==> trial 3: inputs <==
==> flow/design.v (excerpt) <==
module user_proj_mul32 
(
    input wb_clk_i,
    input wb_rst_i,
    input wbs_stb_i,
    input wbs_cyc_i,
    input wbs_we_i,
    input [3:0] wbs_sel_i,
    input [31:0] wbs_dat_i,
    input [31:0] wbs_adr_i,
    output reg wbs_ack_o,
    output reg [31:0] wbs_dat_o,
    output [2:0] irq
);
clock: 2.98 ns
lec_check: 0
cap_margin: 40
core_margin: 6
core_utilization: 22
cts_cluster_diameter: 358
gpl_timing_driven: 0
min_routing_layer: met1
place_density: 0.59
slew_margin: 35
run.sh (not shown) runs the stock make flow with config.mk's settings and CLKGATE_MAP_FILE=.
==> trial 39 (differences from trial 3) <==
==> flow/config.mk (replaced) <==
export PLATFORM = sky130hd
export DESIGN_NAME = user_proj_mul32
export DESIGN_NICKNAME = user_proj_mul32
export VERILOG_FILES = /design/flow/design.v
export SDC_FILE = /design/flow/constraint.sdc
export NUM_CORES = 4
export LEC_CHECK = 0
export CAP_MARGIN = 20
export CELL_PAD_IN_SITES_GLOBAL_PLACEMENT = 0
export CORE_MARGIN = 2
export CORE_UTILIZATION = 72
export CTS_CLUSTER_DIAMETER = 35
export CTS_CLUSTER_SIZE = 15
export PLACE_DENSITY_LB_ADDON = 0.02
export SETUP_SLACK_MARGIN = 0.74
export SLEW_MARGIN = 20
==> flow/constraint.sdc (replaced) <==
create_clock -name core_clock -period 2.5 [get_ports {wb_clk_i}]
set_input_delay 0.5000 -clock core_clock [delete_from_list [all_inputs] [get_ports {wb_clk_i}]]
set_output_delay 0.5000 -clock core_clock [all_outputs]
set_load 0.01 [all_outputs]
==> summary of the runs <==
Between trial 3 and trial 39, the lower first-iteration DRC count is in trial 3 (gap about 80%, measured against trial 39). Between trial 3 and trial 39, the lower critical path depth is in trial 3 (gap 1). In trial 39 the global-route usage is higher than in trial 3, by 36 points. Against trial 3, the cell area of trial 39 is higher by about 5.6%. Of trial 39 and trial 3, trial 39 has the higher register-to-register slack (gap 0.03 ns). Between trial 39 and trial 3, the lower combinational power is in trial 3 (gap 29%, measured against trial 3). Core utilization: trial 3 is lower than trial 39 (68 points).

==> run C <==
Starting RTL as in the previous note.
==> flow/design.v (excerpt) <==
module user_proj_mul32 
(
    input wb_clk_i,
    input wb_rst_i,
    input wbs_stb_i,
    input wbs_cyc_i,
    input wbs_we_i,
    input [3:0] wbs_sel_i,
    input [31:0] wbs_dat_i,
    input [31:0] wbs_adr_i,
    output reg wbs_ack_o,
    output reg [31:0] wbs_dat_o,
    output [2:0] irq
);
clock: 2.52 ns
lec_check: 0
cap_margin: 20
core_margin: 2
core_utilization: 68
cts_cluster_size: 29
place_density_lb_addon: 0.01
setup_slack_margin: 0.71
slew_margin: 20
==> run G (differences from run C) <==
Settings changed: CORE_UTILIZATION 68 to 70, CTS_CLUSTER_DIAMETER set to 59, CTS_CLUSTER_SIZE 29 to not set, PLACE_DENSITY_LB_ADDON 0.01 to not set, SETUP_SLACK_MARGIN 0.71 to not set.
==> flow/constraint.sdc (replaced) <==
create_clock -name core_clock -period 7.39 [get_ports {wb_clk_i}]
set_input_delay 1.4780 -clock core_clock [delete_from_list [all_inputs] [get_ports {wb_clk_i}]]
set_output_delay 1.4780 -clock core_clock [all_outputs]
set_load 0.01 [all_outputs]
==> qor summary <==
                                                         run G         run C
First element of the critical path                wbs_adr_i[1]  wbs_adr_i[5]
Core Density at Floorplan                               0.7172        0.6920
Detail Route met2 WL                                 11,060 µm     13,140 µm
Hold crit path type                                    reg2reg      in2async
Met1 routing resource usage after global routing        0.3808        0.4117
Std-Cell Rows                                               46            47
Width of the chip                                     131.8 µm      133.7 µm
Post-detailed-placement cell area                   12,320 µm²    12,880 µm²
Post-layout util                                        0.8272        0.8449
Result of the run                     timing/DRC/antenna clean  timing/DRC/antenna clean
Setup Slack @ Placement                                2933 ps     -258.8 ps
Data required time of the critical path                7790 ps       2920 ps
Total CTS buffers                                           27            26

==> yarrow <==
==> flow/design.v <==
`default_nettype none
module spm #(parameter size = 32)(
    input wire              clk, 
    input wire              rst,
    input wire              clr,
    input wire              y,
    input wire [size-1:0]   x,
    output wire             p
);
    wire[size-1:1] pp;
    wire[size-1:0] xy;
    genvar i;
    CSADD csa0 (.clk(clk), .rst(rst), .clr(clr), .x(x[0]&y), .y(pp[1]), .sum(p));
    generate 
        for(i=1; i<size-1; i=i+1) begin
            CSADD csa (.clk(clk), .rst(rst), .clr(clr), .x(x[i]&y), .y(pp[i+1]), .sum(pp[i]));
        end 
    endgenerate
    TCMP tcmp (.clk(clk), .rst(rst), .clr(clr), .a(x[size-1]&y), .s(pp[size-1]));
endmodule
module CSADD(
    input wire  clk, 
    input wire  rst,
    input wire  clr,
    input wire  x, 
    input wire  y,
    output reg  sum
);
    reg sc;
    wire hsum1, hco1;
    assign hsum1 = y ^ sc;
    assign hco1 = y & sc;
    wire hsum2, hco2;
    assign hsum2 = x ^ hsum1;
    assign hco2 = x & hsum1;
    always @(posedge clk or posedge rst) begin
        if (rst) begin
            sum <= 1'b0;
            sc <= 1'b0;
        end
        else if (clr) begin
            sum <= 1'b0;
            sc <= 1'b0;
        end
        else begin
            sum <= hsum2;
            sc <= hco1 ^ hco2;
        end
    end
endmodule
module TCMP (
    input wire  clk, 
    input wire  rst,
    input wire  clr,
    input wire  a, 
    output reg  s
);
    reg z;
    always @(posedge clk or posedge rst) begin
        if (rst) begin
            s <= 1'b0;
            z <= 1'b0;
        end
        else if (clr) begin
            s <= 1'b0;
            z <= 1'b0;
        end
        else begin
            z <= a | z;
            s <= a ^ z;
        end
    end
endmodule
`default_nettype none
module mul32 (
    input wire          clk,
    input wire          rst,
    input wire          start,
    input wire  [31:0]  mc,
    input wire  [31:0]  mp,
    output reg  [63:0]  p,
    output wire         done
);
    wire        pw;
    reg [31:0]  Y;
    reg [7:0]   cnt, ncnt;
    reg [1:0]   state, nstate;
    localparam  IDLE=0, RUNNING=1, DONE=2;
    always @(posedge clk or posedge rst)
        if(rst)
            state  <= IDLE;
        else 
            state <= nstate;
    always @*
        case(state)
            IDLE    :   if(start) nstate = RUNNING; else nstate = IDLE;
            RUNNING :   if(cnt == 64) nstate = DONE; else nstate = RUNNING; 
            DONE    :   if(start) nstate = RUNNING; else nstate = DONE;
            default :   nstate = IDLE;
        endcase
    always @(posedge clk)
        cnt <= ncnt;
    always @*
        case(state)
            IDLE    :   ncnt = 0;
            RUNNING :   ncnt = cnt + 1;
            DONE    :   ncnt = 0;
            default :   ncnt = 0;
        endcase
    always @(posedge clk or posedge rst)
        if(rst)
            Y <= 32'b0;
        else if((start == 1'b1)) 
            Y <= mp;
        else if(state==RUNNING) 
            Y <= (Y >> 1);
    always @(posedge clk) 
        if(start)
            p <= 64'b0;
        else if(state==RUNNING)
            p <= {pw, p[63:1]};
    wire y = (state==RUNNING) ? Y[0] : 1'b0;
    spm #(.size(32)) spm32(
        .clk(clk),
        .rst(rst),
        .clr(start),
        .x(mc),
        .y(y),
        .p(pw)
    );
    assign done = (state == DONE);
endmodule
`default_nettype none
module user_proj_mul32 
(
    input wb_clk_i,
    input wb_rst_i,
    input wbs_stb_i,
    input wbs_cyc_i,
    input wbs_we_i,
    input [3:0] wbs_sel_i,
    input [31:0] wbs_dat_i,
    input [31:0] wbs_adr_i,
    output reg wbs_ack_o,
    output reg [31:0] wbs_dat_o,
    output [2:0] irq
);
    reg start;
    wire done;
    wire sys_clk;
    localparam MC_OFF = 8'h00, MP_OFF = 8'h04, P0_OFF = 8'h08, P1_OFF = 8'h0C;
    reg  [31:0]         MP, MC;
    wire [63:0]         P;
    wire                valid           = wbs_stb_i & wbs_cyc_i;
    wire                we              = wbs_we_i && valid;
    wire                re              = ~wbs_we_i && valid;
    wire [3:0]          byte_wr_en      = wbs_sel_i & {4{we}}; 
    wire                we_mp_reg       = we & (wbs_adr_i[7:0] == MP_OFF);
    wire                we_mc_reg       = we & (wbs_adr_i[7:0] == MC_OFF);
    wire                re_mp_reg       = re & (wbs_adr_i[7:0] == MP_OFF);
    wire                re_mc_reg       = re & (wbs_adr_i[7:0] == MC_OFF);
    wire                re_p0_reg       = re & (wbs_adr_i[7:0] == P0_OFF);
    wire                re_p1_reg       = re & (wbs_adr_i[7:0] == P1_OFF);
    assign sys_clk = wb_clk_i;
    always @(posedge sys_clk or posedge wb_rst_i) begin  
        if(wb_rst_i)
            MC <= 32'h0;
        else if(we_mc_reg)  
            MC <= wbs_dat_i;
    end
    always @(posedge sys_clk or posedge wb_rst_i) begin  
        if(wb_rst_i)
            MP <= 32'h0;
        else if(we_mp_reg) 
            MP <= wbs_dat_i;
    end 
    always @(posedge sys_clk or posedge wb_rst_i) begin  
        if(wb_rst_i)
            wbs_ack_o <= 0;
        else
        begin
            if ((we_mc_reg || we_mp_reg || (re_p0_reg && done) || (re_p1_reg && done)))
            begin
                wbs_ack_o <=1;
            end
            else 
                wbs_ack_o <=0; 
        end
    end
    always@(posedge sys_clk or posedge wb_rst_i) begin
        if(wb_rst_i)
            wbs_dat_o <= 32'hDEADBEEF;
        else
        begin
            if (re_p0_reg)
                wbs_dat_o <= P[31:0];
            else if (re_p1_reg)
                 wbs_dat_o <= P[63:32];
            else if (re_mp_reg)
                 wbs_dat_o <= MP;
            else if (re_mc_reg)
                 wbs_dat_o <= MC;
            else
               wbs_dat_o <= 32'hDEADBEEF; 
        end
    end
    always @(posedge sys_clk) 
        start <= (we_mp_reg && wbs_ack_o) ? 1'b1 : 1'b0;
    assign irq = 3'b000;	 
    mul32 mul (
        .clk(wb_clk_i),
        .rst(wb_rst_i),
        .start(start),
        .mc(MC),
        .mp(MP),
        .p(P),
        .done(done)
    );
endmodule
==> flow/run.sh <==
#!/bin/bash
# the make line also repeats each setting of config.mk as NAME=value (left out here)
make -C /OpenROAD-flow-scripts/flow DESIGN_CONFIG=/design/flow/config.mk WORK_HOME=/design/flow/orfs CLKGATE_MAP_FILE= finish
==> flow/config.mk <==
export PLATFORM = sky130hd
export DESIGN_NAME = user_proj_mul32
export DESIGN_NICKNAME = user_proj_mul32
export VERILOG_FILES = /design/flow/design.v
export SDC_FILE = /design/flow/constraint.sdc
export NUM_CORES = 4
export LEC_CHECK = 0
export CAP_MARGIN = 10
export CELL_PAD_IN_SITES_DETAIL_PLACEMENT = 1
export CORE_ASPECT_RATIO = 0.96
export CORE_MARGIN = 8
export CORE_UTILIZATION = 40
export CTS_CLUSTER_SIZE = 87
export HOLD_SLACK_MARGIN = -0.06
export MAX_ROUTING_LAYER = met5
export MIN_ROUTING_LAYER = met2
export PLACE_DENSITY_LB_ADDON = 0.17
export SLEW_MARGIN = 20
export TNS_END_PERCENT = 95
==> flow/constraint.sdc <==
create_clock -name core_clock -period 10.0 [get_ports {wb_clk_i}]
set_input_delay 2.0000 -clock core_clock [delete_from_list [all_inputs] [get_ports {wb_clk_i}]]
set_output_delay 2.0000 -clock core_clock [all_outputs]
set_load 0.01 [all_outputs]
==> willow (differences from yarrow) <==
Settings changed: CAP_MARGIN 10 to 20, CELL_PAD_IN_SITES_DETAIL_PLACEMENT 1 to default, CORE_ASPECT_RATIO 0.96 to default, CORE_MARGIN 8 to 2, CORE_UTILIZATION 40 to 72, CTS_CLUSTER_SIZE 87 to 74, HOLD_SLACK_MARGIN -0.06 to -0.1, MAX_ROUTING_LAYER met5 to default, MIN_ROUTING_LAYER met2 to default, PLACE_DENSITY_LB_ADDON 0.17 to 0.01, SETUP_SLACK_MARGIN from default to 0.71, TNS_END_PERCENT 95 to 80.
==> flow/constraint.sdc (replaced) <==
create_clock -name core_clock -period 2.52 [get_ports {wb_clk_i}]
set_input_delay 0.5040 -clock core_clock [delete_from_list [all_inputs] [get_ports {wb_clk_i}]]
set_output_delay 0.5040 -clock core_clock [all_outputs]
set_load 0.01 [all_outputs]
==> juniper (differences from yarrow) <==
Settings changed: CAP_MARGIN 10 to 40, CELL_PAD_IN_SITES_DETAIL_PLACEMENT 1 to default, CORE_ASPECT_RATIO 0.96 to default, CORE_MARGIN 8 to 2, CORE_UTILIZATION 40 to 22, CTS_CLUSTER_DIAMETER from default to 358, CTS_CLUSTER_SIZE 87 to default, GPL_TIMING_DRIVEN from default to 0, HOLD_SLACK_MARGIN -0.06 to default, MAX_ROUTING_LAYER met5 to default, PLACE_DENSITY from default to 0.59, PLACE_DENSITY_LB_ADDON 0.17 to default, SLEW_MARGIN 20 to 35, TNS_END_PERCENT 95 to default.
==> flow/constraint.sdc (replaced) <==
create_clock -name core_clock -period 2.98 [get_ports {wb_clk_i}]
set_input_delay 0.5960 -clock core_clock [delete_from_list [all_inputs] [get_ports {wb_clk_i}]]
set_output_delay 0.5960 -clock core_clock [all_outputs]
set_load 0.01 [all_outputs]
==> lagoon (differences from yarrow) <==
Settings changed: CAP_MARGIN 10 to 20, CELL_PAD_IN_SITES_DETAIL_PLACEMENT 1 to default, CELL_PAD_IN_SITES_GLOBAL_PLACEMENT from default to 1, CORE_ASPECT_RATIO 0.96 to default, CORE_MARGIN 8 to 2, CORE_UTILIZATION 40 to 58, CTS_CLUSTER_DIAMETER from default to 35, CTS_CLUSTER_SIZE 87 to default, HOLD_SLACK_MARGIN -0.06 to default, MAX_ROUTING_LAYER met5 to default, MIN_ROUTING_LAYER met2 to default, PLACE_DENSITY_LB_ADDON 0.17 to 0.02, TNS_END_PERCENT 95 to default.
==> flow/constraint.sdc (replaced) <==
create_clock -name core_clock -period 2.7 [get_ports {wb_clk_i}]
set_input_delay 0.5400 -clock core_clock [delete_from_list [all_inputs] [get_ports {wb_clk_i}]]
set_output_delay 0.5400 -clock core_clock [all_outputs]
set_load 0.01 [all_outputs]
==> flow_metrics.tcl <==
# implementation run metrics
set metrics [dict create \
    status "complete, no violations" \
    timing.reg2reg.setup_slack_ns 0.65 \
    postLayoutCoreUtil_pct 90.2 \
    slowest_stage "sky130_fd_sc_hd__or4_4" \
    stdcell_area_sq_um 14200 \
    non_filler_instance_count_after_layout 1213 \
    grt_pass1_vias 7965 \
    crit_path_capture "MP[13]" \
    count_of_vias_placed_by_the_detailed_router 7660 \
    route.detailed.vias_per_inst 6.31 \
    fill_cells 583 \
    worst_clock_skew_ns 0.0150 \
    power_clock_mw 3.93 \
    share_clk_of_total_power_pct 46.0 \
    place_area_sq_um 12700 \
    tap_cells 216 \
    drt_pass1_iterations 5 \
]
[end of results for willow]
==> flow_metrics.tcl <==
# implementation run metrics
set metrics [dict create \
    status "complete, no violations" \
    timing.reg2reg.setup_slack_ns 0.81 \
    place_area_sq_um 12600 \
    postLayoutCoreUtil_pct 72.2 \
    route.detailed.vias_per_inst 5.40 \
    count_of_vias_placed_by_the_detailed_router 6711 \
    stdcell_area_sq_um 14000 \
    worst_clock_skew_ns 0.0128 \
    non_filler_instance_count_after_layout 1242 \
    fill_cells 1357 \
    share_clk_of_total_power_pct 55.6 \
    detail-route-antenna-nets 0 \
    synth-async-reset-ratio_pct 72.9 \
    slowest_stage "sky130_fd_sc_hd__or4_2" \
    grt_pass1_vias 7114 \
    drt_pass1_iterations 4 \
    tap_cells 265 \
]
[end of results for lagoon]
==> flow_metrics.tcl <==
# implementation run metrics
set metrics [dict create \
    power_clock_mw 4.14 \
    drt_pass1_iterations 6 \
    share_clk_of_total_power_pct 51.5 \
    status "complete, no violations" \
    grt_pass1_vias 11100 \
    timing.reg2reg.setup_slack_ns 0.31 \
    crit_path_capture "MC[26]" \
    slowest_stage "sky130_fd_sc_hd__nor4_2" \
    tap_cells 680 \
    postLayoutCoreUtil_pct 28.1 \
    non_filler_instance_count_after_layout 1691 \
    worst_clock_skew_ns 0.0141 \
    count_of_vias_placed_by_the_detailed_router 9492 \
]
[end of results for juniper]
==> flow_metrics.tcl <==
# implementation run metrics
set metrics [dict create \
    status "complete, no violations" \
    drt_pass1_iterations 5 \
    fill_cells 2863 \
    count_of_vias_placed_by_the_detailed_router 8832 \
    share_clk_of_total_power_pct 48.9 \
    place_area_sq_um 12500 \
    timing.reg2reg.setup_slack_ns 6.82 \
    grt_pass1_vias 11100 \
    crit_path_capture "MP[4]" \
    slowest_stage "sky130_fd_sc_hd__or4_2" \
    tap_cells 372 \
    route.detailed.vias_per_inst 6.68 \
]
[end of results for yarrow]
Power and IR drop assume default switching activity.
